## willow
==> flow/design.v (excerpt) <==
module pipelined(
    input  wire              clk,
    input  wire              rst,
    input  wire              in_valid,
    output wire              in_ready,
    input  wire signed [15:0] a,
    input  wire signed [15:0] b,
    input  wire signed [15:0] c,
    input  wire signed [15:0] d,
    input  wire signed [15:0] e,
    output reg               out_valid,
    input  wire              out_ready,
    output reg signed [31:0]  y
);
For scale: ~4600 cells after synthesis, roughly 120 I/O pins, roughly 32000 um2 of cells after synthesis.
clock: 6.97 ns
lec_check: 0
abc_area: 1
cap_margin: 20
cell_pad_in_sites_global_placement: 0
core_margin: 2
core_utilization: 72
cts_cluster_diameter: 191
cts_cluster_size: 72
max_routing_layer: met4
place_density_lb_addon: 0.25
setup_slack_margin: 0.91
slew_margin: 20
tns_end_percent: 55
run.sh (not shown) runs the stock make flow with config.mk's settings and CLKGATE_MAP_FILE=.
Seen in the log of willow: GRT-0232 during global routing (5_1_grt), after which the run never completed.
## Diff of input files: zinc against willow
- PLACE_DENSITY_LB_ADDON no longer set, was 0.25
- TNS_END_PERCENT now 60, was 55
- CTS_CLUSTER_SIZE now 53, was 72
- ABC_AREA no longer set, was 1
- SETUP_SLACK_MARGIN no longer set, was 0.91
- CORE_UTILIZATION now 65, was 72
- CTS_CLUSTER_DIAMETER no longer set, was 191
- CELL_PAD_IN_SITES_GLOBAL_PLACEMENT no longer set, was 0
- the clock period (ns, I/O delays scaled along) now 4.83, was 6.97
==> comparison <==
- In zinc the implementation completed, yet the final layout does not meet the checks, the culprit being setup timing.
- The cell count after placement in zinc is 0.78 times that in willow.
- From willow to zinc the numbers moved as follows: average instance area after synthesis picked up an extra about 26%; core area lost about 2.6%; number of nets produced by synthesis lost 25%; area after synthesis lost 12%; count of cell types in the netlist picked up an extra 29.
Relative to zinc, the following input files were edited for violet:
- an added SETUP_SLACK_MARGIN of 0.8
- a change of CORE_UTILIZATION from 65 to 70
- a change of TNS_END_PERCENT from 60 to 70
- an added CTS_CLUSTER_DIAMETER of 239
- a change of the clock period (ns, I/O delays scaled along) from 4.83 to 5.72
[summary]
Against zinc as the reference, violet delivers a lower final cell count.
Changes observed in violet relative to zinc: required time reported for the critical path endpoint went up; wire length +about 34%.
Note that the number of gates on the worst path with buffers counted recorded for violet amounts to 0.875 times the value seen in zinc.
Of zinc and violet, the higher count of standard-cell rows belongs to zinc.
No crash in violet: every stage finished, but the layout fails its final checks due to setup timing.
| zinc | all stages done | FAIL | setup timing |
[diff] die size, violet relative to zinc: improvement
Length of routed met2 wiring (violet over zinc): increase, about 18%
Between zinc and violet, the flow reports first-iteration DRC count increasing by more than 100%.
violet against zinc: worst setup slack +38 ps, flip-flop and latch share of the layout cell area held steady.
Modified inputs, cedar compared to violet
- CORE_UTILIZATION now 69, was 70
- SETUP_SLACK_MARGIN no longer set, was 0.8
- Against violet, cedar comes in 320 ps lower on time the worst path needs with I/O delays and setup.
- ~same final design instance area without fill in violet and cedar
- violet reports its critical path's slowest cell as sky130_fd_sc_hd__fa_2 while cedar reports sky130_fd_sc_hd__fa_1.
- cedar — post-cts gate resize count 120 higher, violet as reference
- Taking violet as the reference point, the number of iterations in the first detailed-routing pass of cedar rises by 1.
- Diff violet and cedar: core utilization higher in violet
- The final report for cedar shows a completed flow and a layout that fails verification, specifically setup timing.
- Least setup slack across all paths after layout was higher in the run labelled cedar.

---

Starting RTL as in the previous note.
Settings: LEC_CHECK=0, CAP_MARGIN=10, CELL_PAD_IN_SITES_DETAIL_PLACEMENT=1, CELL_PAD_IN_SITES_GLOBAL_PLACEMENT=0, CORE_MARGIN=2, CORE_UTILIZATION=40, HOLD_SLACK_MARGIN=-0.05, SLEW_MARGIN=20, TNS_END_PERCENT=55; clock period 8.0 ns.
The first run passed the timing, design-rule and antenna checks.
Then changed:
Settings changed: ABC_AREA set to 1, CAP_MARGIN 10 to 20, CELL_PAD_IN_SITES_DETAIL_PLACEMENT 1 to unset, CELL_PAD_IN_SITES_GLOBAL_PLACEMENT 0 to unset, CORE_ASPECT_RATIO set to 1.58, CTS_CLUSTER_DIAMETER set to 383, CTS_CLUSTER_SIZE set to 100, HOLD_SLACK_MARGIN -0.05 to unset, SETUP_SLACK_MARGIN set to -0.79, TNS_END_PERCENT 55 to 10.
The new run finished with timing, DRC and antenna clean.
Wire length grows by 12%.
Count of clock-buffer cells in the layout grows by 1.
Setup slack is better by 0.41 ns.
Final area grows by 9.7%.
Core utilization shrinks by 1.5 points.
Fmax grows by 5.6%.
Non-clock buffer count shrinks by 77.
Via count grows by 21%.
Then changed:
Settings changed: ABC_AREA 1 to unset, CELL_PAD_IN_SITES_DETAIL_PLACEMENT set to 2, CORE_ASPECT_RATIO 1.58 to unset, CTS_CLUSTER_DIAMETER 383 to unset, CTS_CLUSTER_SIZE 100 to unset, GPL_ROUTABILITY_DRIVEN set to 0, SETUP_SLACK_MARGIN -0.79 to unset, SLEW_MARGIN 20 to 25, TNS_END_PERCENT 10 to 60.
Result:
- Now the flow finished but fails on negative setup slack
- worst setup slack degrades by 1.5 ns
- first-iteration DRC count rises by about 100%
- final area falls by 7.4%
- synthesized cell count falls by about 30%
- hold slack degrades by 0.0069 ns
- maximum frequency falls by about 17%
- sequential cell count does not change
- synthesized area falls by about 12%
- via count rises by 1.8%
Then changed:
Settings changed: CELL_PAD_IN_SITES_DETAIL_PLACEMENT 2 to unset, CORE_ASPECT_RATIO set to 0.5, CORE_UTILIZATION 40 to 65, CTS_CLUSTER_DIAMETER set to 246, CTS_CLUSTER_SIZE set to 100, GPL_ROUTABILITY_DRIVEN 0 to unset, SLEW_MARGIN 25 to 20, TNS_END_PERCENT 60 to 10.
With this change the flow went through all stages and came out clean. Die size drops by 38%. Fmax grows by 13%. Flip-flop count is unchanged.
Then changed:
Settings changed: CORE_ASPECT_RATIO 0.5 to unset, CORE_UTILIZATION 65 to 46, PLACE_DENSITY set to 0.75, SETUP_SLACK_MARGIN set to -0.79, TNS_END_PERCENT 10 to unset.
Effect: The changed run went through all stages and came out clean; hold slack stays flat; count of clock-buffer cells in the layout is unchanged; sequential share of layout area hardly moves; flip-flop count is unchanged; via count came out lower by 0.68%.
Then changed:
Settings changed: ABC_AREA set to 1, CORE_ASPECT_RATIO set to 0.5, CORE_UTILIZATION 46 to 40, CTS_CLUSTER_DIAMETER 246 to 261, PLACE_DENSITY 0.75 to unset, TNS_END_PERCENT set to 10.
The new run passed the timing, design-rule and antenna checks.
First-iteration DRC count came out higher by 47%.
Wire length came out higher by 37%.
Count of clock-buffer cells in the layout came out lower by 2.
Setup slack gains 0.26 ns.
Core utilization came out lower by 7.9 points.
Via count came out higher by 25%.
Non-clock buffer count came out lower by 53.

---

== run A ==
The RTL this note starts from:
==> flow/design.v <==
`timescale 1ns / 1ps
module pipelined(
    input  wire              clk,
    input  wire              rst,
    input  wire              in_valid,
    output wire              in_ready,
    input  wire signed [15:0] a,
    input  wire signed [15:0] b,
    input  wire signed [15:0] c,
    input  wire signed [15:0] d,
    input  wire signed [15:0] e,
    output reg               out_valid,
    input  wire              out_ready,
    output reg signed [31:0]  y
);
    wire s3_ready_in;
    wire s2_ready_in;
    wire s1_ready_in;
    assign s3_ready_in = (~out_valid) || (out_valid && out_ready);
    assign s2_ready_in = (~s2_valid)  || (s2_valid  && s3_ready_in);
    assign s1_ready_in = (~s1_valid)  || (s1_valid  && s2_ready_in);
    assign in_ready = s1_ready_in;
    wire in_send = in_valid && in_ready;
    reg signed [31:0] s1_p1;
    reg signed [31:0] s1_p2;
    reg signed [15:0] s1_e;
    reg               s1_valid;
    always @(posedge clk) begin
        if (rst) begin
            s1_valid <= 1'b0;
            s1_p1    <= 32'sd0;
            s1_p2    <= 32'sd0;
            s1_e     <= 16'sd0;
        end else if (s1_ready_in) begin
            s1_valid <= in_send;
            if (in_send) begin
                s1_p1 <= $signed(a) * $signed(b);
                s1_p2 <= $signed(c) * $signed(d);
                s1_e  <= e;
            end
        end
    end
    reg signed [31:0] s2_s;
    reg signed [15:0] s2_e;
    reg               s2_valid;
    always @(posedge clk) begin
        if (rst) begin
            s2_valid <= 1'b0;
            s2_s     <= 32'sd0;
            s2_e     <= 16'sd0;
        end else if (s2_ready_in) begin
            s2_valid <= s1_valid;
            if (s1_valid) begin
                s2_s <= s1_p1 + s1_p2;
                s2_e <= s1_e;
            end
        end
    end
    always @(posedge clk) begin
        if (rst) begin
            out_valid <= 1'b0;
            y         <= 32'sd0;
        end else if (s3_ready_in) begin
            out_valid <= s2_valid;
            if (s2_valid) begin
                y <= s2_s + $signed(s2_e);
            end
        end
    end
endmodule
export LEC_CHECK = 0
export CAP_MARGIN = 0
export CELL_PAD_IN_SITES_GLOBAL_PLACEMENT = 0
export CORE_ASPECT_RATIO = 0.74
export CORE_MARGIN = 2
export CORE_UTILIZATION = 52
export CTS_CLUSTER_DIAMETER = 291
export GPL_TIMING_DRIVEN = 1
export HOLD_SLACK_MARGIN = 0.18
export MAX_ROUTING_LAYER = met5
export PLACE_DENSITY_LB_ADDON = 0.25
export SETUP_SLACK_MARGIN = -0.11
export SLEW_MARGIN = 20
export TNS_END_PERCENT = 70
create_clock -name core_clock -period 4.52 [get_ports {clk}]
Run A: all stages done; final checks FAILED (setup timing).
Input changes introduced in run B (baseline for comparison: run A):
Settings: a change of CTS_CLUSTER_DIAMETER from 291 to 174; an added CTS_CLUSTER_SIZE of 95; a deleted CELL_PAD_IN_SITES_GLOBAL_PLACEMENT that had been 0; a deleted CORE_ASPECT_RATIO that had been 0.74; a change of CAP_MARGIN from 0 to 20; a deleted GPL_TIMING_DRIVEN that had been 1; a deleted HOLD_SLACK_MARGIN that had been 0.18; a deleted SETUP_SLACK_MARGIN that had been -0.11; a deleted PLACE_DENSITY_LB_ADDON that had been 0.25; a deleted MAX_ROUTING_LAYER that had been met5; a change of CORE_UTILIZATION from 52 to 72; a deleted TNS_END_PERCENT that had been 70; a change of the clock period (ns, I/O delays scaled along) from 4.52 to 9.96.
### Flow results
Run B ran to completion and came out clean on the timing, design-rule and antenna checks. No crash in run A: every stage finished, but the layout fails its final checks due to setup timing. Delta (run B minus run A): met1 wire length shrank by 22%, critical path depth went down by 4.2%. Diff run A -> run B: routed length per placed instance higher; met1 demand-to-capacity share in global routing +5.1 points. met3 global-route usage up 0.46 points in run B wrt run A. Sequential share of layout area in run B is 1.6 points higher than in run A.
#### Input delta (run C over run B)
Settings: a change of CTS_CLUSTER_SIZE from 95 to 59; an added SETUP_SLACK_MARGIN of -0.1; a deleted CTS_CLUSTER_DIAMETER that had been 174; an added PLACE_DENSITY of 0.67; a change of the clock period (ns, I/O delays scaled along) from 9.96 to 6.23.
Results
As far as cell count listed in synth_stat.txt goes, run C and run B are indistinguishable; the numbers are identical.
The HPWL after detailed placement in run C sits 14% above the value recorded for run B.
Any difference in chip area line of the yosys report between run B and run C is small enough to ignore.
Comparing run C and run B, the higher number of placed instances with taps included is on run C.
Of run C and run B, the run reporting the higher weighted congestion reported at the end of routability-driven placement was run C.
Run C did not finish: a tool error stopped it during global routing.
Run B: PASS, flow complete, no timing, DRC or antenna violations
Chip area: run C vs run B — no meaningful difference
Looking at run C and run B, the number of flops mapped to enable cells by yosys is a wash.
Taking run B as the reference point, the post-detailed-placement cell area of run C rises by 9.0%.
Number of buffers inserted to repair setup after CTS: run C vs run B up 68
### run C -> run D
Settings: MAX_ROUTING_LAYER: unset -> met4; CORE_UTILIZATION: 72 -> 65; CTS_CLUSTER_SIZE: 59 -> unset; SETUP_SLACK_MARGIN: -0.1 -> unset; PLACE_DENSITY: 0.67 -> unset; the clock period (ns, I/O delays scaled along): 6.23 -> 5.9.
[summary]
Of run C and run D, only run C never reached the final stage. The higher share of the core filled by cells before placement of run C and run D is in run C. Placer's final routability congestion estimate: run D vs run C down 0.021. Run C → run D: cell area reported after detailed placement up about 1.1%; pre-CTS worst setup slack lower; width of the chip went up.
### run D -> run E
Settings: CORE_UTILIZATION now 10, was 65; MAX_ROUTING_LAYER no longer set, was met4; the clock period (ns, I/O delays scaled along) now 9.96, was 5.9.
--- outcome ---
Run E completed every stage of the flow, and the final layout passed the timing, design-rule and antenna checks. On first-pass iteration count of the detailed router, the lower figure sits with run E, not run D. From run D to run E the numbers moved as follows: detailed route wirelength on metal3 shows a reduction of 49%, multi-input gate share of the layout cell area saw a decrease. Compared with run D, run E shows global placement routability congestion that has gone down by more than 10%. Between run D and run E, the relative area of clock buffers and inverters in the final design does not differ in any meaningful way. Run E reports a higher total placed instance area than run D does.
